== v21 ==
Design breakout, start of the top module:
module breakout(
    input logic clk,
    input logic right,
    input logic left,
    input logic reset,
    output logic [2:0] red,
    output logic [2:0] green,
    output logic [2:0] blue,
    output logic hsync,
    output logic vsync
    );
Size: about 1700 cells after synthesis, ~160 flip-flops, ~0.011 mm² of cells after synthesis.
make LEC_CHECK=0 ABC_AREA=1 CAP_MARGIN=20 CORE_MARGIN=2 CORE_UTILIZATION=17 CTS_CLUSTER_DIAMETER=251 CTS_CLUSTER_SIZE=99 MIN_ROUTING_LAYER=met1 PLACE_DENSITY_LB_ADDON=0.3 SLEW_MARGIN=20 TNS_END_PERCENT=35 finish   # period 8.29 ns
run.sh (not shown) runs the stock make flow with config.mk's settings and CLKGATE_MAP_FILE=.
Both conditions hold for v21: the flow ran to the end and the final layout passed the timing, DRC and antenna checks.
Changes in v8 relative to v21:
Settings: changing TNS_END_PERCENT from 35 to 5; changing CORE_UTILIZATION from 17 to 70; changing CTS_CLUSTER_DIAMETER from 251 to 362; changing CORE_MARGIN from 2 to 7; setting CORE_ASPECT_RATIO to 1.9 for the first time.
Notes after the runs:
- In the flow results for v21 and v8, the fmax is smaller on v21.
- The total routing usage reported by global routing in v8 sits 26 points above the value recorded for v21.
- Compared to v21, v8 shows a wider setup margin.
- Cmp v21 and v8 / relative area of clock buffers and inverters in the final design / higher: v8
- v8 completed end to end with timing, DRC and antenna clean.
- Compared with v21, v8 shows a lower final cell count.
- Delta (v8 minus v21): final tally of hold violations about even; leakage power figure about even; clock power share rose 2.7 points; chip height fell 28%; met2 usage in global routing rose 49 points.
- Sequential portion of the cell area is lower on v21
Input changes introduced in v47 (baseline for comparison: v8):
Settings: CORE_MARGIN changed from 7 to 2; CORE_UTILIZATION changed from 70 to 65; CTS_CLUSTER_SIZE removed (was 99); CTS_CLUSTER_DIAMETER removed (was 362); TNS_END_PERCENT removed (was 5); PLACE_DENSITY_LB_ADDON removed (was 0.3); MIN_ROUTING_LAYER removed (was met1); CORE_ASPECT_RATIO removed (was 1.9); the clock period (ns, I/O delays scaled along) changed from 8.29 to 4.68.
==> results <==
Summary of v47 over v8: clock network fraction of design power went down by 2.1 points, average vias per placed instance down about 4%.
Higher met3 usage among v47 and v8: v47
On wire length of the first global-routing pass, v8 loses to v47.
Re number of antenna violations at the first check in global routing: no difference whatsoever between v47 and v8.
Slowest cell on the critical path = clkdlybuf4s50_1: v8; slowest cell on the critical path = dfxtp_1: v47
Summary of v47 over v8: number of cells in Yosys stat shows no meaningful change, utilization shows a reduction of 5.5 points, combined flip-flop and latch cell area shows no meaningful change, layout-stage area growth over the synthesis result shows an increase of 1.6 points, highest net fanout along the worst path shows a reduction of 9.
In the metrics for v47 and v8, the one carrying the higher leakage power is v47.


== the baseline ==
breakout again, from the RTL that the note above started with.
## breakout
module breakout(
    input logic clk,
    input logic right,
    input logic left,
    input logic reset,
    output logic [2:0] red,
    output logic [2:0] green,
    output logic [2:0] blue,
    output logic hsync,
    output logic vsync
    );
==> flow/config.mk <==
export PLATFORM = sky130hd
export DESIGN_NAME = breakout
export DESIGN_NICKNAME = breakout
export VERILOG_FILES = /design/flow/design.v
export SDC_FILE = /design/flow/constraint.sdc
export NUM_CORES = 4
export LEC_CHECK = 0
export ABC_AREA = 1
export CAP_MARGIN = 20
export CELL_PAD_IN_SITES_DETAIL_PLACEMENT = 2
export CORE_MARGIN = 2
export CORE_UTILIZATION = 46
export CTS_CLUSTER_DIAMETER = 70
export MIN_ROUTING_LAYER = met2
export PLACE_DENSITY_LB_ADDON = 0.07
export SLEW_MARGIN = 5
export TNS_END_PERCENT = 35
==> flow/constraint.sdc <==
create_clock -name core_clock -period 8.29 [get_ports {clk}]
set_input_delay 1.6580 -clock core_clock [delete_from_list [all_inputs] [get_ports {clk}]]
set_output_delay 1.6580 -clock core_clock [all_outputs]
set_load 0.01 [all_outputs]
The baseline did not finish; the tool stopped in detailed placement (3_5_place_dp) with error DPL-0033.
The inputs of the candidate differ from those of the baseline as listed below.
Settings: CORE_MARGIN changed from 2 to 7; PLACE_DENSITY_LB_ADDON changed from 0.07 to 0.3; SLEW_MARGIN changed from 5 to 20; MIN_ROUTING_LAYER changed from met2 to met1; CORE_UTILIZATION changed from 46 to 69; TNS_END_PERCENT changed from 35 to 5; CTS_CLUSTER_DIAMETER changed from 70 to 222; CTS_CLUSTER_SIZE newly set to 99; CORE_ASPECT_RATIO newly set to 0.5; CELL_PAD_IN_SITES_DETAIL_PLACEMENT removed (was 2).
### Flow results
As of the candidate, height of the die had fallen by more than a quarter compared to the baseline. Re area after synthesis: no difference whatsoever between the candidate and the baseline. The baseline → the candidate: count of standard-cell rows fell by about 44%; die area fell 21%; area figure in the yosys stat output roughly the same; routability congestion estimate shows an increase of 0.040; area fraction in compound gates now sits at about the same level. The run showing the smaller placeable core region is the candidate. Taking the candidate over the baseline, the die boundary width ratio works out to 1.2. | floorplan-stage core utilization | the candidate vs the baseline | 25 points higher |. The candidate finished all stages; the layout is clean. Post-synthesis xor/xnor area fraction: the candidate vs the baseline — no meaningful difference.


Starting RTL as in the previous note.
## breakout
module breakout(
    input logic clk,
    input logic right,
    input logic left,
    input logic reset,
    output logic [2:0] red,
    output logic [2:0] green,
    output logic [2:0] blue,
    output logic hsync,
    output logic vsync
    );
==> flow/config.mk <==
export PLATFORM = sky130hd
export DESIGN_NAME = breakout
export DESIGN_NICKNAME = breakout
export VERILOG_FILES = /design/flow/design.v
export SDC_FILE = /design/flow/constraint.sdc
export NUM_CORES = 4
export LEC_CHECK = 0
export ABC_AREA = 1
export CAP_MARGIN = 20
export CORE_MARGIN = 7
export CORE_UTILIZATION = 55
export CTS_CLUSTER_DIAMETER = 270
export CTS_CLUSTER_SIZE = 99
export MIN_ROUTING_LAYER = met1
export PLACE_DENSITY_LB_ADDON = 0.3
export SETUP_SLACK_MARGIN = 2.25
export SLEW_MARGIN = 20
export TNS_END_PERCENT = 5
==> flow/constraint.sdc <==
create_clock -name core_clock -period 8.29 [get_ports {clk}]
set_input_delay 1.6580 -clock core_clock [delete_from_list [all_inputs] [get_ports {clk}]]
set_output_delay 1.6580 -clock core_clock [all_outputs]
set_load 0.01 [all_outputs]
Rerun with:
- CORE_MARGIN: 7 -> 2
- CORE_UTILIZATION: 55 -> 67
- CTS_CLUSTER_DIAMETER: 270 -> unset
- CTS_CLUSTER_SIZE: 99 -> unset
- MIN_ROUTING_LAYER: met1 -> unset
- PLACE_DENSITY_LB_ADDON: 0.3 -> unset
- SETUP_SLACK_MARGIN: 2.25 -> unset
- TNS_END_PERCENT: 5 -> unset
- clock period: 8.29 -> 5.17 ns (I/O delays scaled with it)
The new run completed without violations.
Combinational power grows by 60%.
Worst setup slack is worse by 2400 ps.
Global-route usage grows by 9.1 points.
Rerun with:
- ABC_AREA: 1 -> unset
- CORE_UTILIZATION: 67 -> 40
- SETUP_SLACK_MARGIN: unset -> -0.14
- clock period: 5.17 -> 6.49 ns (I/O delays scaled with it)
Result: Power falls by about a fifth; clock skew hardly moves; count of clock-buffer cells in the layout falls by 1; die area rises by well over a third; setup slack improves by 240 ps; synthesized area falls by roughly a tenth; synthesized cell count falls by a quarter to a third; cell count falls by about a fifth.


breakout again, from the RTL that the note above started with.
==> flow/config.mk <==
export PLATFORM = sky130hd
export DESIGN_NAME = breakout
export DESIGN_NICKNAME = breakout
export VERILOG_FILES = /design/flow/design.v
export SDC_FILE = /design/flow/constraint.sdc
export NUM_CORES = 4
export LEC_CHECK = 0
export ABC_AREA = 1
export CAP_MARGIN = 20
export CORE_ASPECT_RATIO = 0.7
export CORE_MARGIN = 2
export CORE_UTILIZATION = 72
export CTS_CLUSTER_DIAMETER = 397
export CTS_CLUSTER_SIZE = 99
export PLACE_DENSITY = 0.39
export SLEW_MARGIN = 0
export TNS_END_PERCENT = 15
==> flow/constraint.sdc <==
create_clock -name core_clock -period 3.76 [get_ports {clk}]
set_input_delay 0.7520 -clock core_clock [delete_from_list [all_inputs] [get_ports {clk}]]
set_output_delay 0.7520 -clock core_clock [all_outputs]
set_load 0.01 [all_outputs]
The first run finished but fails on negative setup slack.
==> next run, changes <==
CORE_ASPECT_RATIO = unset   (was 0.7)
CORE_UTILIZATION = 65   (was 72)
CTS_CLUSTER_DIAMETER = unset   (was 397)
CTS_CLUSTER_SIZE = unset   (was 99)
PLACE_DENSITY = unset   (was 0.39)
SLEW_MARGIN = 20   (was 0)
TNS_END_PERCENT = unset   (was 15)
clock period = 4.7 ns   (was 3.76 ns; I/O delays follow)
What happened:
- With this change the flow passed the timing, DRC and antenna checks
- sequential share of layout area came out higher by 1.8 points
- clock power came out lower by 20%
- core utilization came out lower by 14 points
- global-route usage came out lower by 7.9 points


## oak
breakout again, from the RTL that the note above started with.
Settings: LEC_CHECK=0, CAP_MARGIN=35, CORE_MARGIN=5, CORE_UTILIZATION=40, HOLD_SLACK_MARGIN=0.3, SETUP_SLACK_MARGIN=1.28, SLEW_MARGIN=35; clock period 11.5 ns.
oak completed every stage of the flow, and the final layout passed the timing, DRC and antenna checks.
Modified inputs, pine compared to oak
# oak
export LEC_CHECK = 0
export CAP_MARGIN = 35
export CORE_MARGIN = 5
export CORE_UTILIZATION = 40
export HOLD_SLACK_MARGIN = 0.3
export SETUP_SLACK_MARGIN = 1.28
export SLEW_MARGIN = 35
create_clock -name core_clock -period 11.5 [get_ports {clk}]
# pine
export LEC_CHECK = 0
export CAP_MARGIN = 20
export CORE_MARGIN = 2
export CORE_UTILIZATION = 40
export SLEW_MARGIN = 20
create_clock -name core_clock -period 6.49 [get_ports {clk}]
## What came out
pine ran to completion and came out clean on the timing, DRC and antenna checks. Going from oak to pine, smallest setup slack after layout lost 4040 ps, area after synthesis neither gained nor lost much, via count of the first global-routing pass neither gained nor lost much, global-route wire length before repair neither gained nor lost much. The final worst hold slack on oak is in line with that on pine. The run showing the greater met1 usage is pine. Going from oak to pine, post-layout total power grew by more than half. Vias: pine above oak. | total wirelength of the detailed-routed design | pine vs oak | worse |. Per-cell via count in the routed design came out higher on pine than on oak.
Power figures rest on the tool's default switching activity, not on a simulated workload.
